==> design/flow/design.v <==
module lcd_ctrl(clk, reset, datain, cmd, cmd_valid, dataout, output_valid, busy);
input           clk;
input           reset;
input   [7:0]   datain;
input   [2:0]   cmd;
input           cmd_valid;
output reg [7:0]   dataout;
output reg         output_valid;
output reg         busy;
reg cur_state,next_state;  
reg [5:0] img_counter;     
reg [2:0] row,col;         
reg [2:0] row_t,col_t;         
reg [5:0] out_pos;          
reg [2:0] cmd_reg;         
reg [7:0] data_buff[35:0];  
localparam REFLASH     = 3'd0;
localparam LOAD_DATA   = 3'd1;
localparam SHIFT_RIGHT = 3'd2;
localparam SHIFT_LEFT  = 3'd3;
localparam SHIFT_UP    = 3'd4;
localparam SHIFT_DOWN  = 3'd5;
localparam WAIT_CMD = 1'b0;
localparam PROCESS  = 1'b1;
always @ ( posedge clk or posedge reset ) begin    
    if (reset)  
        cur_state <= WAIT_CMD;
    else
        cur_state <= next_state;
end 
always @ ( * ) begin     
    case ( cur_state )
        WAIT_CMD : begin
            if ( cmd_valid )
                next_state = PROCESS;
            else
                next_state = WAIT_CMD;
        end
        PROCESS : begin
            if ( ( cmd_reg == REFLASH ) && img_counter[5:3] == 3'd2 && img_counter[2:0] == 3'd2 )
                next_state = WAIT_CMD;
            else
                next_state = PROCESS;
        end
    endcase
end
always @ (*) begin   
    row_t = row + img_counter[5:3];
    col_t = col + img_counter[2:0];
    out_pos = row_t * 6'd6 + col_t;
end
always @ ( posedge clk or posedge reset ) begin   
    if (reset) begin
        row <= 3'd2;
        col <= 3'd2;
        dataout <= 8'd0;
        output_valid <= 1'd0;
        busy <= 1'd0;
        cmd_reg <= REFLASH;
        img_counter <= 6'd0;
    end
    else begin
        if ( cur_state == WAIT_CMD ) begin
            if ( cmd_valid ) begin
                cmd_reg <= cmd;
                busy <= 1'd1;
            end
            img_counter <= 6'd0;
            output_valid <= 1'd0;
        end
        else begin
            case ( cmd_reg )
                REFLASH : begin
                    dataout <= data_buff[out_pos];
                    if ( img_counter[2:0] == 3'd2 ) begin
                        img_counter[5:3] <= img_counter[5:3] + 1'd1;
                        img_counter[2:0] <= 3'd0;
                    end
                    else begin
                        img_counter <= img_counter + 6'd1;
                    end
                    if ( img_counter[5:3] == 3'd2 && img_counter[2:0] == 3'd2 ) begin
                        busy <= 1'd0;
                    end
                    output_valid <= 1'd1;
                end
                LOAD_DATA : begin
                    if (img_counter == 6'd35) begin
                        img_counter <= 6'd0;
                        cmd_reg <= REFLASH;
                    end
                    else
                        img_counter <= img_counter + 6'd1;
                    data_buff[img_counter] <= datain;
                    row <= 3'd2;
                    col <= 3'd2;
                end
                SHIFT_RIGHT : begin
                    if ( col != 3'd3 )
                        col <= col + 3'd1;
                    cmd_reg <= REFLASH;
                end
                SHIFT_LEFT : begin
                    if ( col != 3'd0 )
                        col <= col - 3'd1;
                    cmd_reg <= REFLASH;
                end
                SHIFT_UP : begin
                    if ( row != 3'd0 )
                        row <= row - 3'd1;
                    cmd_reg <= REFLASH;
                end
                default : begin  
                    if ( row != 3'd3 )
                        row <= row + 3'd1;
                    cmd_reg <= REFLASH;
                end
            endcase
        end
    end
end
endmodule
==> design/flow/run.sh <==
#!/bin/bash
# the make line also repeats each setting of config.mk as NAME=value (left out here)
make -C /OpenROAD-flow-scripts/flow DESIGN_CONFIG=/design/flow/config.mk WORK_HOME=/design/flow/orfs CLKGATE_MAP_FILE= finish
==> design/flow/config.mk <==
export PLATFORM = sky130hd
export DESIGN_NAME = lcd_ctrl
export DESIGN_NICKNAME = lcd_ctrl
export VERILOG_FILES = /design/flow/design.v
export SDC_FILE = /design/flow/constraint.sdc
export NUM_CORES = 4
export LEC_CHECK = 0
export CAP_MARGIN = 20
export CELL_PAD_IN_SITES_DETAIL_PLACEMENT = 2
export CELL_PAD_IN_SITES_GLOBAL_PLACEMENT = 2
export CORE_ASPECT_RATIO = 1.19
export CORE_MARGIN = 2
export CORE_UTILIZATION = 56
export CTS_CLUSTER_DIAMETER = 206
export GPL_TIMING_DRIVEN = 1
export MIN_ROUTING_LAYER = met1
export PLACE_DENSITY_LB_ADDON = 0.22
export SETUP_SLACK_MARGIN = 0.97
export SLEW_MARGIN = 20
export TNS_END_PERCENT = 40
==> design/flow/constraint.sdc <==
create_clock -name core_clock -period 6.63 [get_ports {clk}]
set_input_delay 1.3260 -clock core_clock [delete_from_list [all_inputs] [get_ports {clk}]]
set_output_delay 1.3260 -clock core_clock [all_outputs]
set_load 0.01 [all_outputs]
==> results of run 1 <==
## per-stage QoR
step | cells | instance area [sq um] | hold slack, ns
after floorplan | 923 | 13600 | 0.488
after global placement | 1242 | 14300 | 0.478
==> job_summary.md, run 1 <==
### Flow metrics

| Metric | Value |
|---|---|
| Core area | `24000 sq um` |
| Die Ht | `174 um` |
| Synth Warn # | `2` |
| Post-synthesis cell area | `13600 sq um` |
| AND/OR/NAND/NOR Cells, Area Fraction | `10.8%` |
| Post-Synth XOR/XNOR Area | `1.39%` |
| Top area contributor share | `63.4%` |
| Final GP Congestion | `0.944` |
| Area leader, netlist | `edfxtp_1` |
| Synth Seq Share | `68.2%` |
| Post-synth top cells | `edfxtp_1 (288), nand2_1 (84), nor2_1 (45), nand3_1 (37), clkbuf_1 (35)` |
| Status | `aborted with a tool error` |
| Yosys cell count | `923` |
| Synthesized instance count | `923` |
| Run Error | `[ERROR DPL-0033] detailed placement checks failed during check placement.` |
| Adder share | `2.07%` |
| I/O pin count | `24` |
| Commonest flop | `edfxtp_1` |
| Yosys Chip Area | `13600 sq um` |
| FP Core Util | `56.7%` |
| Syn_area_per_cell | `14.8 sq um` |
| Port buffer count | `23` |
| Top area cell types | `edfxtp_1 (63%), dfrtp_1 (4.4%), mux4_2 (4.1%)` |
| Row count | `62` |
| Number of enable flip-flop cells | `288` |
| Top logic family | `simple AND/OR/NAND/NOR gates` |
| Unique cell types | `77` |
| Complex Gates by Area | `8.28%` |
| Synthesized net count | `956` |
| Count leader, synth | `edfxtp_1` |
| MUX share of area | `7.21%` |
| Die W | `147 um` |
| Synth Register Bits | `314` |
| Failed at | `detailed placement` |
| Chip area | `25600 sq um` |
| Share of flip-flops with an asynchronous set or reset | `8.28%` |
==> run 2, diff against run 1 <==
- CELL_PAD_IN_SITES_DETAIL_PLACEMENT: 2 -> unset
- CELL_PAD_IN_SITES_GLOBAL_PLACEMENT: 2 -> unset
- CORE_ASPECT_RATIO: 1.19 -> unset
- CORE_UTILIZATION: 56 -> 40
- CTS_CLUSTER_DIAMETER: 206 -> unset
- GPL_TIMING_DRIVEN: 1 -> unset
- MIN_ROUTING_LAYER: met1 -> unset
- PLACE_DENSITY_LB_ADDON: 0.22 -> unset
- SETUP_SLACK_MARGIN: 0.97 -> unset
- TNS_END_PERCENT: 40 -> unset
- clock period: 6.63 -> 5.51 ns (I/O delays scaled with it)
==> run 2 against run 1 <==
  * Now clean on timing, DRC and antenna
  * Synthesized cell count unchanged
  * Die area up 39%
  * Area after synthesis unchanged
==> job_summary.md, run 2 <==
### Flow metrics

| Metric | Value |
|---|---|
| Status | `finished clean` |
| Area leader, netlist | `edfxtp_1` |
| Total gr overflow | `0` |
| Initial DRC Count | `906` |
| Detailed-route via count | `8494` |
| Most frequent CP cell | `inv_1` |
| Max-Cap Viols | `0` |
| R2R cell count | `15` |
| Complex Gates by Area | `8.28%` |
| Crit path largest cell delay | `0.95 ns` |
| RR Startpoint | `img_counter[3]$_DFFE_PP0P_` |
| Synthesized net count | `956` |
| Setup tns final | `0 ns` |
| I/O pin count | `24` |
| Root Buffer | `clkbuf_16` |
| Wire length of the first global-routing pass | `56.8 mm` |
| CP cell instances | `ha_1 > inv_1 > fa_1 > inv_1 > ha_1 > inv_1 > fa_1 > nor2b_1 > xnor2_1 > a21oi_4 > nor3_1 > o21ai_0 > nand4_1 > nor4b_1 > o21ai_1` |
| Post-synth top cells | `edfxtp_1 (288), nand2_1 (84), nor2_1 (45), nand3_1 (37), clkbuf_1 (35)` |
| Final GP Congestion | `0.955` |
| FP Core Util | `40.7%` |
| Post-Route WL | `38.5 mm` |
| Synth Seq Share | `68.2%` |
| Clock Skews | `0.0127 ns` |
| Worst path slowest cell | `nor3_1` |
| H-tree depth | `2` |
| Post-layout util | `46.4%` |
| CP startpoint kind | `register` |
| Worst path top cell family by delay | `simple AND/OR/NAND/NOR gates` |
| Initial antenna violation count | `1` |
| Port buffer count | `23` |
| Fin cells | `1448` |
| Hold endpoint | `busy$_DFFE_PP0P_` |
| Worst hold path class | `reg2reg` |
| Clock tree buffer depth | `3` |
| Min Tclk post-route | `5.30 ns` |
| Critical path depth in cells | `15` |
| Placed inst area | `14500 sq um` |
| Vias in the first global route | `8445` |
| Syn_area_per_cell | `14.8 sq um` |
| Largest net degree at the start of global routing | `53` |
| Cell area after layout | `15600 sq um` |
| Yosys cell count | `923` |
| Worst-margin pin slew | `1.26 ns` |
| Synthesized instance count | `923` |
| Chip area | `35600 sq um` |
| Antenna viol nets, final | `0` |
| Hold Crit Start | `busy$_DFFE_PP0P_` |
| # DRC | `0` |
| Post-DP HPWL | `25.5 mm` |
| MUX share of area | `7.21%` |
| Worst R2R End | `dataout[6]$_DFFE_PP0P_` |
| Area Overhead vs Synth | `14.2%` |
| Critical path arrival | `5.75 ns` |
| Normalized max-slew margin | `15.9%` |
| Detail-routed net length per standard cell | `26.6 um` |
| Share of flip-flops with an asynchronous set or reset | `8.28%` |
| RSZ-0062 raised after global routing | `false` |
| Die W | `189 um` |
| Final Max Tran Viols | `0` |
| CP Max Fanout | `13` |
| Setup-failing EPs final | `0` |
| Placed cells | `1385` |
| Crit end category | `register` |
| # clock sinks | `314` |
| Num CTS Buffers | `34` |
| CTS clk-pin slew, worst paths | `0.06 ns` |
| CTS tree | `done` |
| Number of enable flip-flop cells | `288` |
| Crit. Startpoint | `img_counter[3]$_DFFE_PP0P_` |
| CTS Hold Bufs | `0` |
| Top area contributor share | `63.4%` |
| Tool warnings | `32` |
| Vias per cell | `5.87` |
| Final worst-path cycle share | `96.1%` |
| Final hold violation count | `0` |
| Setup bufs post-CTS | `0` |
| Top area cell types | `edfxtp_1 (63%), dfrtp_1 (4.4%), mux4_2 (4.1%)` |
| First drt pass iteration count | `5` |
| Commonest flop | `edfxtp_1` |
| Adder share | `2.07%` |
| Nets@finish | `1006` |
| Post-Synth XOR/XNOR Area | `1.39%` |
| WP data required | `5.96 ns` |
| Synth Warn # | `2` |
| Synth Register Bits | `314` |
| Count leader, synth | `edfxtp_1` |
| Critical path buffers and inverters | `3` |
| Top logic family | `simple AND/OR/NAND/NOR gates` |
| Core area | `33500 sq um` |
| Row count | `67` |
| Hold_ws | `0.490 ns` |
| Crit path capture | `dataout[6]$_DFFE_PP0P_` |
| Overall Global Routing Usage | `22.0%` |
| Worst-Skew Late Latency | `0.53 ns` |
| Hold Path Cell Cnt | `1` |
| Achievable frequency | `0.189 GHz` |
| Post-synthesis cell area | `13600 sq um` |
| R2r setup slk | `0.21 ns` |
| Post_cts resized | `0` |
| Die Ht | `189 um` |
| Unique cell types | `77` |
| CP Class | `reg2reg` |
| AND/OR/NAND/NOR Cells, Area Fraction | `10.8%` |
| Yosys Chip Area | `13600 sq um` |
[run 2: area by class of cell]
class / instances / area (sq um)
sequential: 314 / 9300
antenna: 1 / 2.50
clock buffer: 43 / 885
timing repair buffer: 59 / 500
tap: 448 / 561
inverter: 17 / 63.8
multi-input combinational: 547 / 4100
clock inverter: 19 / 160
fill: 2969 / 18000
[run 2: routing by layer]
metal	vias up	wire, um	part of all wire, %	GRT usage (%)
met4	0	1410	3.7	8.05
met5	-	0	0	0
met3	91	3250	8.4	5.08
li1	3712	-	-	-
met1	4283	16200	42	30.6
met2	408	17700	46	33.8
[run 2: per-stage QoR]
stage / setup slack [ns]
3_3_place_gp: 0.424
4_1_cts: 0.391
2_1_floorplan: 1.39
3_5_place_dp: 0.419
6_report: 0.214
5_1_grt: 0.0151
==> run 3, diff against run 2 <==
- CORE_ASPECT_RATIO: unset -> 0.5
- CORE_UTILIZATION: 40 -> 72
- CTS_CLUSTER_DIAMETER: unset -> 385
- CTS_CLUSTER_SIZE: unset -> 100
- SETUP_SLACK_MARGIN: unset -> -0.14
- TNS_END_PERCENT: unset -> 10
- clock period: 5.51 -> 1.38 ns (I/O delays scaled with it)
==> run 3 against run 2 <==
  * The run now fails in global routing
  * Die area down 43%
  * Synthesized cell count unchanged
  * Area after synthesis unchanged
==> job_summary.md, run 3 <==
### Flow metrics

| Metric | Value |
|---|---|
| Synthesized net count | `956` |
| H-tree depth | `1` |
| Die Ht | `101 um` |
| Synthesized instance count | `923` |
| Chip area | `20100 sq um` |
| Row count | `35` |
| Yosys Chip Area | `13600 sq um` |
| Status | `aborted with a tool error` |
| Post-Synth XOR/XNOR Area | `1.39%` |
| Post-synthesis cell area | `13600 sq um` |
| Adder share | `2.07%` |
| Die W | `199 um` |
| Final GP Congestion | `1.11` |
| Count leader, synth | `edfxtp_1` |
| DP Worst Slack | `-2.83 ns` |
| MUX share of area | `7.21%` |
| Num CTS Buffers | `7` |
| Yosys cell count | `923` |
| Share of flip-flops with an asynchronous set or reset | `8.28%` |
| # clock sinks | `314` |
| Total gr overflow | `101` |
| Syn_area_per_cell | `14.8 sq um` |
| Commonest flop | `edfxtp_1` |
| Overall Global Routing Usage | `79.6%` |
| Core area | `18500 sq um` |
| Root Buffer | `clkbuf_16` |
| Clock tree buffer depth | `3` |
| Synth Seq Share | `68.2%` |
| Top area contributor share | `63.4%` |
| Top area cell types | `edfxtp_1 (63%), dfrtp_1 (4.4%), mux4_2 (4.1%)` |
| AND/OR/NAND/NOR Cells, Area Fraction | `10.8%` |
| Synth Register Bits | `314` |
| Placed inst area | `16400 sq um` |
| FP Core Util | `73.8%` |
| Port buffer count | `23` |
| Placed cells | `1414` |
| Post-synth top cells | `edfxtp_1 (288), nand2_1 (84), nor2_1 (45), nand3_1 (37), clkbuf_1 (35)` |
| Post-DP HPWL | `31.5 mm` |
| Failed at | `global routing` |
| Synth Warn # | `2` |
| Run Error | `[ERROR GRT-0232] Routing congestion too high. Check the congestion heatmap in the GUI.` |
| Area leader, netlist | `edfxtp_1` |
| Unique cell types | `77` |
| Complex Gates by Area | `8.28%` |
| I/O pin count | `24` |
| Number of enable flip-flop cells | `288` |
| Top logic family | `simple AND/OR/NAND/NOR gates` |
==> run 3: routing by layer <==
metal / GRT overflow / track usage [%]
met5: 0 / 35.9
met4: 57 / 78.0
met3: 0 / 67.0
met2: 43 / 92.7
met1: 1 / 82.2
==> run 3: what timing repair did <==
action                                  in CTS
pin swaps                                   63
setup buffers                               21
resized                                    188
hold buffers                                 0
cloned                                       3
endpoints found under the setup margin     321
==> run 4, diff against run 3 <==
- CORE_ASPECT_RATIO: 0.5 -> unset
- CORE_UTILIZATION: 72 -> 68
- CTS_CLUSTER_DIAMETER: 385 -> unset
- CTS_CLUSTER_SIZE: 100 -> 50
- PLACE_DENSITY_LB_ADDON: unset -> 0.07
- SETUP_SLACK_MARGIN: -0.14 -> unset
- TNS_END_PERCENT: 10 -> unset
- clock period: 1.38 -> 3.73 ns (I/O delays scaled with it)
==> run 4 against run 3 <==
  * The layout now fails its checks (negative setup slack)
  * Synthesized cell count unchanged
  * Die area grew 5.4%
  * Area after synthesis did not move
==> job_summary.md, run 4 <==
### Flow metrics

| Metric | Value |
|---|---|
| Status | `finished with violations` |
| SO Faults | `negative setup slack` |
| Complex Gates by Area | `8.28%` |
| Die Ht | `146 um` |
| Worst R2R End | `dataout[7]$_DFFE_PP0P_` |
| Largest net degree at the start of global routing | `44` |
| Yosys cell count | `923` |
| R2R cell count | `17` |
| Critical path depth in cells | `17` |
| Syn_area_per_cell | `14.8 sq um` |
| Worst hold path class | `reg2reg` |
| Post-synth top cells | `edfxtp_1 (288), nand2_1 (84), nor2_1 (45), nand3_1 (37), clkbuf_1 (35)` |
| Adder share | `2.07%` |
| Post-Route WL | `45.0 mm` |
| Hold endpoint | `dataout[7]$_DFFE_PP0P_` |
| Synth Warn # | `2` |
| Vias in the first global route | `10278` |
| Fin worst setup slack | `-0.290 ns` |
| Post-DP HPWL | `28.6 mm` |
| AND/OR/NAND/NOR Cells, Area Fraction | `10.8%` |
| Number of enable flip-flop cells | `288` |
| Worst path slowest cell | `fa_2` |
| Final worst-path cycle share | `108%` |
| Crit path largest cell delay | `0.55 ns` |
| Final Max Tran Viols | `0` |
| Area leader, netlist | `edfxtp_1` |
| Initial DRC Count | `1678` |
| Core area | `19600 sq um` |
| Die W | `146 um` |
| Worst path top cell family by delay | `adder cells` |
| Final hold violation count | `0` |
| Achievable frequency | `0.249 GHz` |
| I/O pin count | `24` |
| MUX share of area | `7.21%` |
| Critical path buffers and inverters | `6` |
| Synthesized instance count | `923` |
| Share of flip-flops with an asynchronous set or reset | `8.28%` |
| Wire length of the first global-routing pass | `66.1 mm` |
| Final GP Congestion | `1.05` |
| First drt pass iteration count | `7` |
| Detailed-route via count | `10088` |
| H-tree depth | `1` |
| Top logic family | `simple AND/OR/NAND/NOR gates` |
| Synth Register Bits | `314` |
| Vias per cell | `7.17` |
| Crit. Startpoint | `row[0]$_DFFE_PP0P_` |
| DP Worst Slack | `-0.575 ns` |
| Nets@finish | `1151` |
| Worst-margin pin slew | `0.889 ns` |
| Min Tclk post-route | `4.02 ns` |
| Area Overhead vs Synth | `23.1%` |
| N_diodes | `0` |
| Antenna viol nets, final | `0` |
| Yosys Chip Area | `13600 sq um` |
| Root Buffer | `clkbuf_16` |
| CTS clk-pin slew, worst paths | `0.06 ns` |
| Fin cells | `1406` |
| Setup-failing EPs final | `8` |
| WP data required | `4.18 ns` |
| Hold Crit Start | `dataout[7]$_DFFE_PP0P_` |
| Crit path capture | `dataout[7]$_DFFE_PP0P_` |
| Synthesized net count | `956` |
| Clock tree buffer depth | `3` |
| Hold Path Cell Cnt | `2` |
| RR Startpoint | `row[0]$_DFFE_PP0P_` |
| Detail-routed net length per standard cell | `32.0 um` |
| Clock Skews | `0.0337 ns` |
| Post-synthesis cell area | `13600 sq um` |
| Commonest flop | `edfxtp_1` |
| Top area cell types | `edfxtp_1 (63%), dfrtp_1 (4.4%), mux4_2 (4.1%)` |
| Worst-Skew Late Latency | `0.59 ns` |
| CP Class | `reg2reg` |
| Chip area | `21200 sq um` |
| R2r setup slk | `-0.29 ns` |
| Post-Synth XOR/XNOR Area | `1.39%` |
| Crit end category | `register` |
| CTS tree | `done` |
| Top area contributor share | `63.4%` |
| Unique cell types | `77` |
| CP Max Fanout | `7` |
| Critical path arrival | `4.47 ns` |
| FP Core Util | `69.6%` |
| Port buffer count | `23` |
| Tool warnings | `34` |
| Row count | `51` |
| RSZ-0062 raised after global routing | `true` |
| Initial antenna violation count | `0` |
| Normalized max-slew margin | `40.5%` |
| Total gr overflow | `0` |
| Max-Cap Viols | `0` |
| CP startpoint kind | `register` |
| Synth Seq Share | `68.2%` |
| # clock sinks | `314` |
| # DRC | `0` |
| CP cell instances | `ha_2 > inv_2 > fa_2 > inv_2 > ha_4 > inv_2 > fa_2 > nor2_2 > xnor2_1 > buf_4 > buf_4 > nor4b_1 > a21oi_2 > nand4_1 > nor4b_2 > buf_4 > o21ai_2` |
| Count leader, synth | `edfxtp_1` |
| Num CTS Buffers | `30` |
| Overall Global Routing Usage | `42.8%` |
| Placed cells | `1334` |
==> run 4: cell type report <==
class                   instances  area (sq um)
flip-flops and latches        314          9300
multi-input cells             547          4400
fillers                       924          2810
repair buffers                208          1740
clock buffers                  34           766
well taps                     265           332
clock inverters                21           176
inverters                      17          63.8
==> run 4: timing repair <==
item / 4_1_cts / 5_1_grt
resized: 44 / 17
hold buffers: 0 / 0
pin swaps: 27 / 24
setup buffers: 12 / 7
setup endpoints to repair: 8 / 8
==> run 4: layer usage <==
metal  up-vias  GRT usage, %  wire length, um
met5         -             0                0
met2      1042          69.1            21000
met4         0          24.5             3380
li1       3983             -                -
met3       280          9.28             6180
met1      4783          54.7            14400
==> run 4: stage by stage <==
| step | TNS [ns] | util (%) | area (sq um) | hold WS (ns) |
|---|---|---|---|---|
| after floorplan | 0 | - | 13700 | 0.488 |
| after global placement | -2.14 | 78.6 | 15400 | 0.476 |
| after detailed placement | -2.58 | 78.6 | 15400 | 0.485 |
| after CTS | -1.26 | 84.9 | 16600 | 0.506 |
| after global routing | -2.70 | 85.6 | 16800 | 0.530 |
| final | -1.82 | 85.6 | 16800 | 0.504 |
==> run 5, diff against run 4 <==
- CAP_MARGIN: 20 -> 5
- CELL_PAD_IN_SITES_DETAIL_PLACEMENT: unset -> 0
- CORE_ASPECT_RATIO: unset -> 0.94
- CORE_UTILIZATION: 68 -> 71
- CTS_CLUSTER_SIZE: 50 -> 81
- GPL_ROUTABILITY_DRIVEN: unset -> 0
- MAX_ROUTING_LAYER: unset -> met4
- PLACE_DENSITY_LB_ADDON: 0.07 -> 0.01
- SETUP_SLACK_MARGIN: unset -> 1.13
- TNS_END_PERCENT: unset -> 50
- clock period: 3.73 -> 4.0 ns (I/O delays scaled with it)
==> run 5 against run 4 <==
  * The layout still fails its checks (negative setup slack)
  * Non-clock buffer count decreased by 93
  * Final cell count decreased by 7.1%
  * Area after synthesis unchanged
  * Utilization decreased by 0.26 points
  * Critical path depth unchanged
  * Worst setup slack improved by 0.27 ns
  * Register-to-register slack improved by 0.27 ns
  * Critical endpoint is now dataout[2]$_DFFE_PP0P_
  * Largest cell class unchanged
==> job_summary.md, run 5 <==
### Flow metrics

| Metric | Value |
|---|---|
| CP startpoint kind | `register` |
| Met1 usage | `53.7%` |
| DP Worst Slack | `-0.0808 ns` |
| Synthesized instance count | `923` |
| Number of enable flip-flop cells | `288` |
| Status | `finished with violations` |
| MUX share of area | `7.21%` |
| I/O pin count | `24` |
| Fin worst setup slack | `-0.0171 ns` |
| Overall Global Routing Usage | `38.7%` |
| Top area contributor share | `63.4%` |
| Final Max Tran Viols | `0` |
| Synthesized net count | `956` |
| Yosys Chip Area | `13600 sq um` |
| Achievable frequency | `0.249 GHz` |
| CTS tree | `done` |
| Unique cell types | `77` |
| Row count | `49` |
| Clock tree buffer depth | `3` |
| Num CTS Buffers | `31` |
| WP data required | `4.48 ns` |
| Hold endpoint | `dataout[1]$_DFFE_PP0P_` |
| H-tree depth | `1` |
| Worst R2R End | `dataout[2]$_DFFE_PP0P_` |
| Area leader, netlist | `edfxtp_1` |
| Hold Crit Start | `dataout[1]$_DFFE_PP0P_` |
| CP cell instances | `inv_4 > fa_2 > inv_2 > ha_4 > inv_2 > fa_2 > buf_12 > nor2b_4 > buf_4 > nand3_2 > nor2_1 > nor2_4 > buf_4 > o2bb2ai_1 > a211oi_1 > and4b_2 > o21ai_1` |
| Top area cell types | `edfxtp_1 (63%), dfrtp_1 (4.4%), mux4_2 (4.1%)` |
| Layout fillers | `849` |
| Detailed-route via count | `9417` |
| First drt pass iteration count | `9` |
| FP Core Util | `71.7%` |
| Post-synth top cells | `edfxtp_1 (288), nand2_1 (84), nor2_1 (45), nand3_1 (37), clkbuf_1 (35)` |
| Wire length of the first global-routing pass | `55.8 mm` |
| Post-layout util | `85.4%` |
| Share of flip-flops with an asynchronous set or reset | `8.28%` |
| CP Class | `reg2reg` |
| Max-Cap Viols | `0` |
| Synth Warn # | `2` |
| Worst-Skew Late Latency | `0.57 ns` |
| AND/OR/NAND/NOR Cells, Area Fraction | `10.8%` |
| Vias in the first global route | `9097` |
| Syn_area_per_cell | `14.8 sq um` |
| Core area | `19000 sq um` |
| # clock sinks | `314` |
| FF/Latch Area | `9300 sq um` |
| Initial DRC Count | `1877` |
| Post-synthesis cell area | `13600 sq um` |
| Worst path top cell family by delay | `adder cells` |
| Normalized max-slew margin | `45.4%` |
| Post-Route WL | `38.9 mm` |
| Detail-routed net length per standard cell | `29.8 um` |
| GRT Max-Usage Layer | `met2` |
| Clock Skews | `0.0297 ns` |
| Post-Synth XOR/XNOR Area | `1.39%` |
| Worst hold path class | `reg2reg` |
| R2R cell count | `17` |
| Critical path depth in cells | `17` |
| GR Util met3 | `7.56%` |
| CTS clk-pin slew, worst paths | `0.06 ns` |
| Logic area | `4460 sq um` |
| Tool warnings | `36` |
| RSZ-0062 raised after global routing | `true` |
| Chip area | `20300 sq um` |
| Nets@finish | `1059` |
| SO Faults | `negative setup slack` |
| Min Tclk post-route | `4.02 ns` |
| Vias per cell | `7.21` |
| Crit path largest cell delay | `0.55 ns` |
| RR Startpoint | `row[1]$_DFFE_PP1P_` |
| Count leader, synth | `edfxtp_1` |
| Worst path slowest cell | `dfstp_2` |
| Post-DP HPWL | `24.0 mm` |
| Crit path capture | `dataout[2]$_DFFE_PP0P_` |
| Setup-failing EPs final | `1` |
| Port buffer count | `23` |
| Commonest flop | `edfxtp_1` |
| Final worst-path cycle share | `100%` |
| Crit end category | `register` |
| Hold_ws | `0.503 ns` |
| Top logic family | `simple AND/OR/NAND/NOR gates` |
| Hold Path Cell Cnt | `2` |
| Adder share | `2.07%` |
| # DRC | `0` |
| Total gr overflow | `0` |
| Complex Gates by Area | `8.28%` |
| R2r setup slk | `-0.02 ns` |
| Yosys cell count | `923` |
| Synth Seq Share | `68.2%` |
| Die W | `147 um` |
| Crit. Startpoint | `row[1]$_DFFE_PP1P_` |
| CP Max Fanout | `7` |
| Synth Register Bits | `314` |
| Antenna viol nets, final | `0` |
| Initial antenna violation count | `1` |
| Final hold violation count | `0` |
| Worst-margin pin slew | `0.817 ns` |
| Critical path arrival | `4.50 ns` |
| Die Ht | `138 um` |
| Routing usage on met2 | `58.2%` |
| Root Buffer | `clkbuf_16` |
| Critical path buffers and inverters | `6` |
| Area Overhead vs Synth | `19.0%` |
| Largest net degree at the start of global routing | `37` |
## run 5: repair_timing
item / in CTS / in global routing
resized: 31 / 52
cloned: 0 / 2
endpoints found under the setup margin: 176 / 173
pin swaps: 12 / 24
setup buffers: 7 / 10
hold buffers: 0 / 0
## run 5: per-stage QoR
stage               TNS, ns  area [sq um]  instances
floorplan                 0         13700        923
global placement    -0.0637         14700       1229
detailed placement   -0.155         14700       1229
CTS                       0         15900       1293
global route         -0.224         16200       1306
finish              -0.0171         16200       1306
## run 5: cell type report
cell class | count | area share, %
well taps | 255 | 1.97
clock inverters | 18 | 0.709
diodes | 1 | 0.0154
repair buffers | 115 | 6.96
multi-input cells | 547 | 27.5
inverters | 17 | 0.463
flip-flops and latches | 314 | 57.3
clock buffers | 39 | 5.10
## run 5: per-layer routing
metal / vias to the layer above / part of all wire (%)
met4: 0 / 7.0
li1: 3817 / -
met5: - / 0
met3: 250 / 14
met2: 862 / 45
met1: 4488 / 34
==> run 6, diff against run 5 <==
- CORE_ASPECT_RATIO: 0.94 -> unset
- CTS_CLUSTER_SIZE: 81 -> 68
- PLACE_DENSITY: unset -> 0.63
- PLACE_DENSITY_LB_ADDON: 0.01 -> unset
- SETUP_SLACK_MARGIN: 1.13 -> -0.34
- TNS_END_PERCENT: 50 -> unset
- clock period: 4.0 -> 4.65 ns (I/O delays scaled with it)
==> run 6 against run 5 <==
  * Still fails the layout checks on negative setup slack
  * Sequential share of layout area is 3.8 points higher
  * Area after synthesis stayed put
  * Critical endpoint is now dataout[6]$_DFFE_PP0P_
  * Global-route usage is 0.24 points lower
  * Final cell count is 6.0% lower
  * Register-to-register slack worse by 0.13 ns
  * Sequential cell count stayed put
==> job_summary.md, run 6 <==
### Flow metrics

| Metric | Value |
|---|---|
| Crit end category | `register` |
| Synthesized net count | `956` |
| Status | `finished with violations` |
| Worst R2R End | `dataout[6]$_DFFE_PP0P_` |
| Top logic family | `simple AND/OR/NAND/NOR gates` |
| Final worst-path cycle share | `103%` |
| Complex Gates by Area | `8.28%` |
| Crit. Startpoint | `row[1]$_DFFE_PP1P_` |
| Achievable frequency | `0.209 GHz` |
| R2R cell count | `15` |
| Post-synth top cells | `edfxtp_1 (288), nand2_1 (84), nor2_1 (45), nand3_1 (37), clkbuf_1 (35)` |
| CTS Hold Bufs | `0` |
| Worst-margin pin slew | `1.09 ns` |
| GR Util met3 | `7.77%` |
| Unique cell types | `77` |
| # DRC | `0` |
| Overall Global Routing Usage | `38.5%` |
| Area Overhead vs Synth | `11.6%` |
| Syn_area_per_cell | `14.8 sq um` |
| Clock tree buffer depth | `3` |
| Normalized max-slew margin | `26.9%` |
| R2r setup slk | `-0.14 ns` |
| Fin worst setup slack | `-0.143 ns` |
| Hold Crit Start | `output_valid$_DFFE_PP0P_` |
| Area leader, netlist | `edfxtp_1` |
| Port buffer count | `23` |
| Synth Warn # | `2` |
| Routing usage on met2 | `56.8%` |
| Setup bufs post-CTS | `0` |
| Num CTS Buffers | `29` |
| CTS clk-pin slew, worst paths | `0.06 ns` |
| Synth Seq Share | `68.2%` |
| Yosys cell count | `923` |
| Die W | `143 um` |
| Adder share | `2.07%` |
| Vias per cell | `7.30` |
| Clock Skews | `0.0206 ns` |
| Layout fillers | `1041` |
| Chip area | `20300 sq um` |
| MUX share of area | `7.21%` |
| Total gr overflow | `0` |
| Min Tclk post-route | `4.79 ns` |
| FP Core Util | `72.6%` |
| Die Ht | `143 um` |
| First drt pass iteration count | `9` |
| AND/OR/NAND/NOR Cells, Area Fraction | `10.8%` |
| Critical path depth in cells | `15` |
| N_diodes | `0` |
| Number of enable flip-flop cells | `288` |
| Top area cell types | `edfxtp_1 (63%), dfrtp_1 (4.4%), mux4_2 (4.1%)` |
| Worst-Skew Late Latency | `0.56 ns` |
| Yosys Chip Area | `13600 sq um` |
| Crit path capture | `dataout[6]$_DFFE_PP0P_` |
| CP Class | `reg2reg` |
| Most frequent CP cell | `inv_1` |
| CP cell instances | `inv_1 > fa_1 > inv_1 > ha_1 > inv_1 > fa_1 > xor2_2 > buf_4 > mux2i_1 > o21ai_0 > a21oi_1 > nand4_1 > nor4b_1 > buf_4 > o21ai_1` |
| Critical path buffers and inverters | `5` |
| Commonest flop | `edfxtp_1` |
| Core area | `18800 sq um` |
| # clock sinks | `314` |
| Root Buffer | `clkbuf_16` |
| Synthesized instance count | `923` |
| Final hold violation count | `0` |
| Post-Synth XOR/XNOR Area | `1.39%` |
| Initial DRC Count | `1548` |
| SO Faults | `negative setup slack` |
| WP data required | `5.08 ns` |
| Count leader, synth | `edfxtp_1` |
| GRT Max-Usage Layer | `met2` |
| Hold endpoint | `output_valid$_DFFE_PP0P_` |
| Post-DP HPWL | `23.5 mm` |
| Worst path top cell family by delay | `adder cells` |
| Hold_ws | `0.501 ns` |
| Synth Register Bits | `314` |
| Post-synthesis cell area | `13600 sq um` |
| RR Startpoint | `row[1]$_DFFE_PP1P_` |
| I/O pin count | `24` |
| Final Max Tran Viols | `0` |
| CP Max Fanout | `20` |
| Vias in the first global route | `8747` |
| CTS tree | `done` |
| Post-Route WL | `36.6 mm` |
| CP startpoint kind | `register` |
| Row count | `50` |
| Crit path largest cell delay | `0.75 ns` |
| Initial antenna violation count | `0` |
| Hold Path Cell Cnt | `2` |
| Tool warnings | `35` |
| Worst hold path class | `reg2reg` |
| H-tree depth | `1` |
| Post_cts resized | `0` |
| Detailed-route via count | `8962` |
| Critical path arrival | `5.22 ns` |
| Setup-failing EPs final | `1` |
| Largest net degree at the start of global routing | `62` |
| Worst path slowest cell | `fa_1` |
| Nets@finish | `1006` |
| Share of flip-flops with an asynchronous set or reset | `8.28%` |
| Met1 usage | `53.3%` |
| Max-Cap Viols | `0` |
| Detail-routed net length per standard cell | `29.8 um` |
| Wire length of the first global-routing pass | `54.4 mm` |
| Antenna viol nets, final | `0` |
| Top area contributor share | `63.4%` |
[run 6: cell type report]
class	instances	area, sq um	share of cell area (%)
clock inverter	20	201	1.32
multi-input combinational	547	4090	26.9
sequential	314	9300	61.1
timing repair buffer	64	536	3.52
tap	234	293	1.92
inverter	17	63.8	0.419
clock buffer	32	737	4.84
[run 6: routing by layer]
metal / vias to the layer above / routed length (um)
met4: 0 / 2070
li1: 3686 / -
met5: - / 0
met3: 189 / 4690
met2: 734 / 16400
met1: 4353 / 13500
[run 6: through the flow]
stage                     instances  setup WS (ns)  area [sq um]  TNS [ns]  util (%)
after floorplan                 923          0.527         13600         0         -
after global placement         1176          0.166         14300         0      76.1
after detailed placement       1176         0.0297         14300         0      76.1
after CTS                      1228        0.00745         15200         0      81.1
after global routing           1228         -0.187         15200    -0.588      81.1
final                          1228         -0.143         15200    -0.143      81.1
==> run 7, diff against run 6 <==
- CAP_MARGIN: 5 -> 20
- CELL_PAD_IN_SITES_DETAIL_PLACEMENT: 0 -> 2
- CORE_UTILIZATION: 71 -> 60
- CTS_CLUSTER_DIAMETER: unset -> 238
- CTS_CLUSTER_SIZE: 68 -> 54
- GPL_ROUTABILITY_DRIVEN: 0 -> unset
- GPL_TIMING_DRIVEN: unset -> 1
- MAX_ROUTING_LAYER: met4 -> unset
- PLACE_DENSITY: 0.63 -> unset
- SETUP_SLACK_MARGIN: -0.34 -> unset
- SLEW_MARGIN: 20 -> 40
- clock period: 4.65 -> 4.5 ns (I/O delays scaled with it)
==> run 7 against run 6 <==
  * The run now fails in detailed placement
  * Area after synthesis stayed put
  * Die area grew 18%
  * Synthesized cell count did not move
==> job_summary.md, run 7 <==
### Flow metrics

| Metric | Value |
|---|---|
| Row count | `55` |
| Top area contributor share | `63.4%` |
| AND/OR/NAND/NOR Cells, Area Fraction | `10.8%` |
| Status | `aborted with a tool error` |
| Top logic family | `simple AND/OR/NAND/NOR gates` |
| Unique cell types | `77` |
| Complex Gates by Area | `8.28%` |
| Yosys cell count | `923` |
| Die W | `155 um` |
| Post-synthesis cell area | `13600 sq um` |
| FP Core Util | `60.6%` |
| Count leader, synth | `edfxtp_1` |
| Commonest flop | `edfxtp_1` |
| Port buffer count | `23` |
| I/O pin count | `24` |
| Core area | `22500 sq um` |
| Die Ht | `155 um` |
| MUX share of area | `7.21%` |
| Run Error | `[ERROR DPL-0033] detailed placement checks failed during check placement.` |
| Area leader, netlist | `edfxtp_1` |
| Synthesized net count | `956` |
| Post-synth top cells | `edfxtp_1 (288), nand2_1 (84), nor2_1 (45), nand3_1 (37), clkbuf_1 (35)` |
| Failed at | `detailed placement` |
| Syn_area_per_cell | `14.8 sq um` |
| Synth Warn # | `2` |
| Synthesized instance count | `923` |
| Chip area | `23900 sq um` |
| Number of enable flip-flop cells | `288` |
| Synth Register Bits | `314` |
| Final GP Congestion | `0.964` |
| Post-Synth XOR/XNOR Area | `1.39%` |
| Yosys Chip Area | `13600 sq um` |
| Share of flip-flops with an asynchronous set or reset | `8.28%` |
| Top area cell types | `edfxtp_1 (63%), dfrtp_1 (4.4%), mux4_2 (4.1%)` |
| Synth Seq Share | `68.2%` |
| Adder share | `2.07%` |
-- run 7: metrics by stage --
stage             instances  hold slack, ns  cell area (sq um)   TNS, ns
global placement       1237           0.468              14500  -0.00826
floorplan               923           0.488              13600         0
==> run 8, diff against run 7 <==
- CORE_MARGIN: 2 -> 6
- CTS_CLUSTER_SIZE: 54 -> 16
- MAX_ROUTING_LAYER: unset -> met4
==> run 8 against run 7 <==
  * The run again fails in detailed placement
  * Die area grew 11%
  * Area after synthesis stayed put
  * Synthesized cell count is the same
==> job_summary.md, run 8 <==
### Flow metrics

| Metric | Value |
|---|---|
| Status | `aborted with a tool error` |
| Failed at | `detailed placement` |
| Run Error | `[ERROR DPL-0033] detailed placement checks failed during check placement.` |
| Synth Register Bits | `314` |
| Complex Gates by Area | `8.28%` |
| MUX share of area | `7.21%` |
| Count leader, synth | `edfxtp_1` |
| Adder share | `2.07%` |
| Synthesized net count | `956` |
| Core area | `22000 sq um` |
| Top area cell types | `edfxtp_1 (63%), dfrtp_1 (4.4%), mux4_2 (4.1%)` |
| Yosys Chip Area | `13600 sq um` |
| Die W | `163 um` |
| Post-synth top cells | `edfxtp_1 (288), nand2_1 (84), nor2_1 (45), nand3_1 (37), clkbuf_1 (35)` |
| Row count | `54` |
| Port buffer count | `23` |
| Commonest flop | `edfxtp_1` |
| Synthesized instance count | `923` |
| Synth Warn # | `2` |
| Synth Seq Share | `68.2%` |
| I/O pin count | `24` |
| Post-synthesis cell area | `13600 sq um` |
| Number of enable flip-flop cells | `288` |
| Top area contributor share | `63.4%` |
| Yosys cell count | `923` |
| Area leader, netlist | `edfxtp_1` |
| Chip area | `26500 sq um` |
| Post-Synth XOR/XNOR Area | `1.39%` |
| FP Core Util | `61.9%` |
| Die Ht | `163 um` |
| Unique cell types | `77` |
| Share of flip-flops with an asynchronous set or reset | `8.28%` |
| AND/OR/NAND/NOR Cells, Area Fraction | `10.8%` |
| Top logic family | `simple AND/OR/NAND/NOR gates` |
| Syn_area_per_cell | `14.8 sq um` |
| Final GP Congestion | `0.978` |
## run 8: stage by stage
step / setup slack (ns) / hold slack, ns / std cells / setup TNS (ns)
after floorplan: 0.377 / 0.488 / 923 / 0
after global placement: -0.110 / 0.471 / 1244 / -0.129
==> run 9, diff against run 8 <==
- CELL_PAD_IN_SITES_DETAIL_PLACEMENT: 2 -> unset
- CORE_MARGIN: 6 -> 2
- CORE_UTILIZATION: 60 -> 68
- CTS_CLUSTER_DIAMETER: 238 -> unset
- CTS_CLUSTER_SIZE: 16 -> 55
- GPL_TIMING_DRIVEN: 1 -> unset
- MAX_ROUTING_LAYER: met4 -> unset
- PLACE_DENSITY_LB_ADDON: unset -> 0.02
- SETUP_SLACK_MARGIN: unset -> 0.66
- SLEW_MARGIN: 40 -> 20
- clock period: 4.5 -> 2.47 ns (I/O delays scaled with it)
==> run 9 against run 8 <==
  * The layout now fails its checks (negative setup slack)
  * Die area fell by 20%
  * Area after synthesis did not move
  * Synthesized cell count did not move
==> job_summary.md, run 9 <==
### Flow metrics

| Metric | Value |
|---|---|
| Crit path largest cell delay | `0.60 ns` |
| Wire length of the first global-routing pass | `74.6 mm` |
| CP Max Fanout | `6` |
| Post-synthesis cell area | `13600 sq um` |
| Critical path depth in cells | `19` |
| CTS tree | `done` |
| AND/OR/NAND/NOR Cells, Area Fraction | `10.8%` |
| Worst path top cell family by delay | `AND-OR/OR-AND gates` |
| Yosys Chip Area | `13600 sq um` |
| MUX share of area | `7.21%` |
| FP Core Util | `69.6%` |
| Top area cell types | `edfxtp_1 (63%), dfrtp_1 (4.4%), mux4_2 (4.1%)` |
| Antenna viol nets, final | `0` |
| Share of flip-flops with an asynchronous set or reset | `8.28%` |
| Row count | `51` |
| Synthesized instance count | `923` |
| Critical path buffers and inverters | `8` |
| Post-Synth XOR/XNOR Area | `1.39%` |
| Top Layer Used | `met5` |
| CP Class | `reg2reg` |
| SO Faults | `negative setup slack` |
| Nets@finish | `1209` |
| Placed cells | `1344` |
| Unique cell types | `77` |
| CTS Hold Bufs | `0` |
| Post-Route WL | `64.9 mm` |
| Core area | `19600 sq um` |
| Critical path arrival | `5.08 ns` |
| Normalized max-slew margin | `30.6%` |
| Die Ht | `146 um` |
| Tool warnings | `36` |
| Num CTS Buffers | `30` |
| Detailed-route via count | `12509` |
| Worst path slowest cell | `fa_2` |
| Fin worst setup slack | `-2.17 ns` |
| Synth Seq Share | `68.2%` |
| Post-layout util | `93.1%` |
| Clock Skews | `0.0259 ns` |
| R2r setup slk | `-2.17 ns` |
| Hold_ws | `0.551 ns` |
| Number of enable flip-flop cells | `288` |
| Total gr overflow | `0` |
| Final hold violation count | `0` |
| CP startpoint kind | `register` |
| Min Tclk post-route | `4.64 ns` |
| Port buffer count | `23` |
| Fin cells | `1469` |
| Area Overhead vs Synth | `33.8%` |
| RR Startpoint | `row[0]$_DFFE_PP0P_` |
| Vias in the first global route | `11044` |
| Root Buffer | `clkbuf_16` |
| H-tree depth | `1` |
| Commonest flop | `edfxtp_1` |
| Post-DP HPWL | `28.7 mm` |
| Adder share | `2.07%` |
| Worst hold path class | `in2async` |
| Chip area | `21200 sq um` |
| Setup-failing EPs final | `8` |
| # clock sinks | `314` |
| Yosys cell count | `923` |
| Vias per cell | `8.52` |
| I/O pin count | `24` |
| Final GP Congestion | `0.970` |
| Routed length on met2 | `26.0 mm` |
| Post-synth top cells | `edfxtp_1 (288), nand2_1 (84), nor2_1 (45), nand3_1 (37), clkbuf_1 (35)` |
| Status | `finished with violations` |
| Synthesized net count | `956` |
| Crit end category | `register` |
| Area leader, netlist | `edfxtp_1` |
| DP Worst Slack | `-1.62 ns` |
| Detail-routed net length per standard cell | `44.2 um` |
| Initial DRC Count | `3065` |
| Synth Register Bits | `314` |
| First drt pass iteration count | `17` |
| RSZ-0062 raised after global routing | `true` |
| Largest net degree at the start of global routing | `37` |
| Complex Gates by Area | `8.28%` |
| Crit path capture | `dataout[0]$_DFFE_PP0P_` |
| Overall Global Routing Usage | `48.8%` |
| Count leader, synth | `edfxtp_1` |
| Top logic family | `simple AND/OR/NAND/NOR gates` |
| Worst-Skew Late Latency | `0.58 ns` |
| Syn_area_per_cell | `14.8 sq um` |
| CTS clk-pin slew, worst paths | `0.08 ns` |
| CP cell instances | `ha_2 > inv_2 > fa_2 > inv_2 > ha_4 > inv_2 > fa_2 > buf_6 > nor2b_4 > buf_6 > nand4_1 > buf_6 > a21oi_4 > buf_6 > buf_6 > a22oi_1 > o21ai_0 > a211o_1 > a31o_1` |
| Crit. Startpoint | `row[0]$_DFFE_PP0P_` |
| Achievable frequency | `0.216 GHz` |
| Met1 Routed Length | `16.9 mm` |
| R2R cell count | `19` |
| Worst R2R End | `dataout[0]$_DFFE_PP0P_` |
| Final Max Tran Viols | `0` |
| Die W | `146 um` |
| Top area contributor share | `63.4%` |
| WP data required | `2.91 ns` |
| Synth Warn # | `2` |
| Clock tree buffer depth | `3` |
| Most frequent CP cell | `buf_6` |
| Initial antenna violation count | `6` |
| Final worst-path cycle share | `188%` |
| # DRC | `0` |
| Max-Cap Viols | `0` |
| Worst-margin pin slew | `1.03 ns` |
| Met3 wire len | `12.3 mm` |
## run 9: final cells by class
type	count	area, sq um
diodes	5	12.5
clock buffers	43	851
clock inverters	12	138
fillers	534	1350
inverters	17	75.1
multi-input cells	548	5030
flip-flops and latches	314	9310
well taps	265	332
repair buffers	265	2490
## run 9: per-stage QoR
stage	TNS [ns]	instance area, sq um
2_1_floorplan	-9.75	14000
3_3_place_gp	-17.46	15800
3_5_place_dp	-27.83	15800
4_1_cts	-11.13	17500
5_1_grt	-15.50	18200
6_report	-15.98	18200
## run 9: metal layers
metal	track usage [%]	up-vias
met5	0	-
met4	33.2	12
met3	15.6	817
met2	75.7	1951
met1	59.1	5620
li1	-	4109
## run 9: repair_timing
| item | CTS | global route |
|---|---|---|
| pin swaps | 48 | 63 |
| gates resized | 103 | 87 |
| setup endpoints to repair | 315 | 310 |
| gates cloned | 1 | 2 |
| setup buffers | 27 | 35 |
==> run 10, diff against run 9 <==
- CAP_MARGIN: 20 -> 35
- CELL_PAD_IN_SITES_DETAIL_PLACEMENT: unset -> 2
- CORE_MARGIN: 2 -> 6
- CORE_UTILIZATION: 68 -> 60
- CTS_CLUSTER_DIAMETER: unset -> 238
- CTS_CLUSTER_SIZE: 55 -> 16
- GPL_TIMING_DRIVEN: unset -> 1
- MAX_ROUTING_LAYER: unset -> met4
- MIN_ROUTING_LAYER: unset -> met2
- PLACE_DENSITY: unset -> 0.36
- PLACE_DENSITY_LB_ADDON: 0.02 -> unset
- SETUP_SLACK_MARGIN: 0.66 -> unset
- SLEW_MARGIN: 20 -> 40
- TNS_END_PERCENT: unset -> 10
- clock period: 2.47 -> 4.5 ns (I/O delays scaled with it)
==> run 10 against run 9 <==
  * The flow now stops in detailed placement
  * Die area grew 25%
  * Synthesized cell count is the same
  * Area after synthesis is the same
==> job_summary.md, run 10 <==
### Flow metrics

| Metric | Value |
|---|---|
| I/O pin count | `24` |
| Port buffer count | `23` |
| Core area | `22000 sq um` |
| Top area contributor share | `63.4%` |
| Complex Gates by Area | `8.28%` |
| Failed at | `detailed placement` |
| Unique cell types | `77` |
| Chip area | `26500 sq um` |
| Area leader, netlist | `edfxtp_1` |
| Row count | `54` |
| Share of flip-flops with an asynchronous set or reset | `8.28%` |
| Post-synthesis cell area | `13600 sq um` |
| Synthesized net count | `956` |
| AND/OR/NAND/NOR Cells, Area Fraction | `10.8%` |
| MUX share of area | `7.21%` |
| Syn_area_per_cell | `14.8 sq um` |
| Number of enable flip-flop cells | `288` |
| Die Ht | `163 um` |
| Commonest flop | `edfxtp_1` |
| Post-Synth XOR/XNOR Area | `1.39%` |
| Synthesized instance count | `923` |
| Final GP Congestion | `1.11` |
| FP Core Util | `61.9%` |
| Adder share | `2.07%` |
| Synth Seq Share | `68.2%` |
| Die W | `163 um` |
| Yosys Chip Area | `13600 sq um` |
| Synth Warn # | `2` |
| Post-synth top cells | `edfxtp_1 (288), nand2_1 (84), nor2_1 (45), nand3_1 (37), clkbuf_1 (35)` |
| Top area cell types | `edfxtp_1 (63%), dfrtp_1 (4.4%), mux4_2 (4.1%)` |
| Synth Register Bits | `314` |
| Status | `aborted with a tool error` |
| Count leader, synth | `edfxtp_1` |
| Top logic family | `simple AND/OR/NAND/NOR gates` |
| Yosys cell count | `923` |
| Run Error | `[ERROR DPL-0033] detailed placement checks failed during check placement.` |
[run 10: through the flow]
stage / worst slack [ns] / instance area, sq um / setup TNS, ns
global placement: -0.190 / 14600 / -0.260
floorplan: 0.377 / 13600 / 0
==> run 11, diff against run 10 <==
- CAP_MARGIN: 35 -> 5
- CELL_PAD_IN_SITES_DETAIL_PLACEMENT: 2 -> 0
- CORE_MARGIN: 6 -> 2
- CORE_UTILIZATION: 60 -> 71
- CTS_CLUSTER_DIAMETER: 238 -> unset
- CTS_CLUSTER_SIZE: 16 -> 68
- GPL_ROUTABILITY_DRIVEN: unset -> 0
- GPL_TIMING_DRIVEN: 1 -> unset
- MIN_ROUTING_LAYER: met2 -> unset
- PLACE_DENSITY: 0.36 -> unset
- PLACE_DENSITY_LB_ADDON: unset -> 0.01
- SETUP_SLACK_MARGIN: unset -> 0.9
- SLEW_MARGIN: 40 -> 20
- TNS_END_PERCENT: 10 -> unset
- clock period: 4.5 -> 3.18 ns (I/O delays scaled with it)
==> run 11 against run 10 <==
  * The layout now fails its checks (negative setup slack)
  * Synthesized cell count did not move
  * Area after synthesis did not move
  * Die area fell by 23%
==> job_summary.md, run 11 <==
### Flow metrics

| Metric | Value |
|---|---|
| RR Startpoint | `row[1]$_DFFE_PP1P_` |
| # clock sinks | `314` |
| RSZ-0062 raised after global routing | `true` |
| Top area contributor share | `63.4%` |
| Synthesized net count | `956` |
| Complex Gates by Area | `8.28%` |
| Post-synthesis cell area | `13600 sq um` |
| Post-DP HPWL | `25.6 mm` |
| Crit path capture | `dataout[0]$_DFFE_PP0P_` |
| R2r setup slk | `-0.95 ns` |
| Cell area after layout | `17000 sq um` |
| Row count | `50` |
| FP Core Util | `72.6%` |
| Placed inst area | `15400 sq um` |
| Fin worst setup slack | `-0.952 ns` |
| Number of enable flip-flop cells | `288` |
| Top area cell types | `edfxtp_1 (63%), dfrtp_1 (4.4%), mux4_2 (4.1%)` |
| Worst-Skew Late Latency | `0.58 ns` |
| Hold Path Cell Cnt | `2` |
| Normalized max-slew margin | `50.2%` |
| Crit path largest cell delay | `0.55 ns` |
| Yosys cell count | `923` |
| Worst path slowest cell | `dfstp_2` |
| Critical path depth in cells | `14` |
| CTS tree | `done` |
| Post-Route WL | `43.3 mm` |
| Synth Seq Share | `68.2%` |
| CP startpoint kind | `register` |
| Wire length of the first global-routing pass | `61.6 mm` |
| Area Overhead vs Synth | `24.5%` |
| Top logic family | `simple AND/OR/NAND/NOR gates` |
| CP Class | `reg2reg` |
| CP cell instances | `inv_2 > fa_2 > inv_2 > ha_4 > inv_2 > fa_2 > buf_4 > nor2_2 > xnor2_2 > nor4_1 > a311oi_2 > nand4_1 > a211o_1 > a31o_1` |
| Tool warnings | `36` |
| WP data required | `3.63 ns` |
| Worst path top cell family by delay | `adder cells` |
| Yosys Chip Area | `13600 sq um` |
| Largest net degree at the start of global routing | `37` |
| Crit. Startpoint | `row[1]$_DFFE_PP1P_` |
| Overall Global Routing Usage | `43.5%` |
| Share of flip-flops with an asynchronous set or reset | `8.28%` |
| Chip area | `20300 sq um` |
| Die Ht | `143 um` |
| Port buffer count | `23` |
| Crit end category | `register` |
| Status | `finished with violations` |
| AND/OR/NAND/NOR Cells, Area Fraction | `10.8%` |
| Post-synth top cells | `edfxtp_1 (288), nand2_1 (84), nor2_1 (45), nand3_1 (37), clkbuf_1 (35)` |
| Hold Crit Start | `output_valid$_DFFE_PP0P_` |
| Critical path arrival | `4.58 ns` |
| Worst R2R End | `dataout[0]$_DFFE_PP0P_` |
| Most frequent CP cell | `inv_2` |
| Max-Cap Viols | `0` |
| Count leader, synth | `edfxtp_1` |
| Core area | `18800 sq um` |
| Total gr overflow | `0` |
| Placed cells | `1279` |
| Initial antenna violation count | `0` |
| Num CTS Buffers | `31` |
| Hold endpoint | `output_valid$_DFFE_PP0P_` |
| Clock Skews | `0.0248 ns` |
| H-tree depth | `1` |
| Adder share | `2.07%` |
| Final hold violation count | `0` |
| Initial DRC Count | `1914` |
| First drt pass iteration count | `9` |
| Final worst-path cycle share | `130%` |
| CP Max Fanout | `5` |
| Vias in the first global route | `10136` |
| Detailed-route via count | `10233` |
| Fin cells | `1358` |
| Unique cell types | `77` |
| Nets@finish | `1134` |
| Min Tclk post-route | `4.13 ns` |
| Die W | `143 um` |
| Critical path buffers and inverters | `4` |
| Root Buffer | `clkbuf_16` |
| Synth Register Bits | `314` |
| Setup-failing EPs final | `8` |
| Synth Warn # | `2` |
| Syn_area_per_cell | `14.8 sq um` |
| Vias per cell | `7.54` |
| MUX share of area | `7.21%` |
| Worst-margin pin slew | `0.741 ns` |
| # DRC | `0` |
| Antenna viol nets, final | `0` |
| N_diodes | `0` |
| Worst hold path class | `reg2reg` |
| Commonest flop | `edfxtp_1` |
| Post-Synth XOR/XNOR Area | `1.39%` |
| Achievable frequency | `0.242 GHz` |
| CTS clk-pin slew, worst paths | `0.06 ns` |
| Clock tree buffer depth | `3` |
| Setup tns final | `-6.69 ns` |
| I/O pin count | `24` |
| CTS Hold Bufs | `0` |
| Detail-routed net length per standard cell | `31.9 um` |
| Synthesized instance count | `923` |
| Final Max Tran Viols | `0` |
| R2R cell count | `14` |
| Area leader, netlist | `edfxtp_1` |
| SO Faults | `negative setup slack` |
-- run 11: final cells by class --
type	instances	area (sq um)
fillers	665	1790
well taps	234	293
multi-input cells	548	4580
clock buffers	43	861
inverters	17	67.6
flip-flops and latches	314	9300
repair buffers	189	1700
clock inverters	13	171
-- run 11: metrics by stage --
step / util, % / worst slack [ns] / hold slack, ns
floorplan: - / -0.512 / 0.485
global placement: 82.1 / -0.835 / 0.470
detailed placement: 82.1 / -0.926 / 0.482
CTS: 89.1 / -0.786 / 0.499
global route: 90.4 / -0.959 / 0.523
finish: 90.4 / -0.952 / 0.504
-- run 11: metal layers --
metal	up-vias	global-route usage, %	routed length, um
li1	3964	-	-
met5	-	-	0
met4	0	21.9	3400
met2	1157	67.7	20000
met3	325	11.9	6330
met1	4787	53.1	13700
-- run 11: what timing repair did --
action                     in CTS  in global routing
buffers inserted               14                  7
hold endpoints to repair        0                  0
cloned                          2                  0
setup endpoints to repair     290                134
resized                        40                 26
pin swaps                      14                 17
==> run 12, diff against run 11 <==
- ABC_AREA: unset -> 0
- CAP_MARGIN: 5 -> 30
- CELL_PAD_IN_SITES_DETAIL_PLACEMENT: 0 -> 2
- CORE_UTILIZATION: 71 -> 51
- CTS_CLUSTER_DIAMETER: unset -> 81
- CTS_CLUSTER_SIZE: 68 -> 50
- GPL_ROUTABILITY_DRIVEN: 0 -> 1
- HOLD_SLACK_MARGIN: unset -> 0.2
- PLACE_DENSITY_LB_ADDON: 0.01 -> 0.07
- SETUP_SLACK_MARGIN: 0.9 -> 0.66
- SLEW_MARGIN: 20 -> 40
- TNS_END_PERCENT: unset -> 10
- clock period: 3.18 -> 4.5 ns (I/O delays scaled with it)
==> run 12 against run 11 <==
  * The run now fails in clock tree synthesis
  * Synthesized cell count unchanged
  * Area after synthesis unchanged
  * Die area increased by 38%
==> job_summary.md, run 12 <==
### Flow metrics

| Metric | Value |
|---|---|
| DP Worst Slack | `-0.388 ns` |
| Post-synthesis cell area | `13600 sq um` |
| Area leader, netlist | `edfxtp_1` |
| Die W | `168 um` |
| Share of flip-flops with an asynchronous set or reset | `8.28%` |
| Syn_area_per_cell | `14.8 sq um` |
| Die Ht | `168 um` |
| Top area cell types | `edfxtp_1 (63%), dfrtp_1 (4.4%), mux4_2 (4.1%)` |
| MUX share of area | `7.21%` |
| Status | `aborted with a tool error` |
| Synth Warn # | `2` |
| I/O pin count | `24` |
| Yosys Chip Area | `13600 sq um` |
| Complex Gates by Area | `8.28%` |
| Port buffer count | `23` |
| Synth Register Bits | `314` |
| Yosys cell count | `923` |
| Failed at | `clock tree synthesis` |
| Commonest flop | `edfxtp_1` |
| AND/OR/NAND/NOR Cells, Area Fraction | `10.8%` |
| Count leader, synth | `edfxtp_1` |
| Post-DP HPWL | `34.8 mm` |
| FP Core Util | `52.2%` |
| Core area | `26100 sq um` |
| Post-synth top cells | `edfxtp_1 (288), nand2_1 (84), nor2_1 (45), nand3_1 (37), clkbuf_1 (35)` |
| Chip area | `28100 sq um` |
| Row count | `59` |
| Synth Seq Share | `68.2%` |
| Top area contributor share | `63.4%` |
| Number of enable flip-flop cells | `288` |
| Synthesized instance count | `923` |
| Run Error | `[ERROR DPL-0033] detailed placement checks failed during check placement.` |
| Adder share | `2.07%` |
| Synthesized net count | `956` |
| Unique cell types | `77` |
| Top logic family | `simple AND/OR/NAND/NOR gates` |
| Post-Synth XOR/XNOR Area | `1.39%` |
| Final GP Congestion | `0.944` |
## run 12: stage by stage
stage               TNS [ns]  std cells  area, sq um  hold slack, ns
floorplan                  0        923        13700           0.488
global placement           0       1299        14700           0.470
detailed placement     -1.70       1299        14700           0.505
==> run 13, diff against run 12 <==
- ABC_AREA: 0 -> 1
- CAP_MARGIN: 30 -> 5
- CELL_PAD_IN_SITES_DETAIL_PLACEMENT: 2 -> 1
- CELL_PAD_IN_SITES_GLOBAL_PLACEMENT: unset -> 2
- CORE_ASPECT_RATIO: unset -> 1.92
- CORE_MARGIN: 2 -> 9
- CORE_UTILIZATION: 51 -> 64
- CTS_CLUSTER_DIAMETER: 81 -> 68
- CTS_CLUSTER_SIZE: 50 -> 92
- GPL_ROUTABILITY_DRIVEN: 1 -> 0
- HOLD_SLACK_MARGIN: 0.2 -> -0.04
- MAX_ROUTING_LAYER: met4 -> met5
- MIN_ROUTING_LAYER: unset -> met2
- PLACE_DENSITY: unset -> 0.63
- PLACE_DENSITY_LB_ADDON: 0.07 -> unset
- SETUP_SLACK_MARGIN: 0.66 -> 0.32
- TNS_END_PERCENT: 10 -> 65
- clock period: 4.5 -> 5.45 ns (I/O delays scaled with it)
==> run 13 against run 12 <==
  * The flow stops in global placement without I/O
  * Synthesized cell count up 38%
  * Die area shrank 0.76%
  * Area after synthesis rose by 2.8%
==> job_summary.md, run 13 <==
### Flow metrics

| Metric | Value |
|---|---|
| MUX share of area | `0%` |
| Post-synth top cells | `edfxtp_1 (288), nand2_1 (259), nand3_1 (163), nand4_1 (161), nor2_1 (161)` |
| Chip area | `27800 sq um` |
| Number of enable flip-flop cells | `288` |
| Unique cell types | `35` |
| Adder share | `2.02%` |
| Synth Seq Share | `66.3%` |
| Top logic family | `simple AND/OR/NAND/NOR gates` |
| Die W | `125 um` |
| Run Error | `[ERROR GPL-0301] Utilization 107.594 % exceeds 100%.` |
| Die Ht | `223 um` |
| Count leader, synth | `edfxtp_1` |
| Core area | `21400 sq um` |
| Status | `aborted with a tool error` |
| Post-Synth XOR/XNOR Area | `0.500%` |
| Top area cell types | `edfxtp_1 (62%), nand4_1 (7.2%), nand2_1 (6.9%)` |
| Row count | `74` |
| Yosys cell count | `1271` |
| Synthesized net count | `1304` |
| Synthesized instance count | `1271` |
| Area leader, netlist | `edfxtp_1` |
| Post-synthesis cell area | `14000 sq um` |
| Share of flip-flops with an asynchronous set or reset | `8.28%` |
| AND/OR/NAND/NOR Cells, Area Fraction | `25.4%` |
| Synth Warn # | `2` |
| Syn_area_per_cell | `11.0 sq um` |
| FP Core Util | `65.5%` |
| Yosys Chip Area | `14000 sq um` |
| Failed at | `global placement without I/O` |
| Synth Register Bits | `314` |
| Top area contributor share | `61.7%` |
| Complex Gates by Area | `1.24%` |
| Commonest flop | `edfxtp_1` |
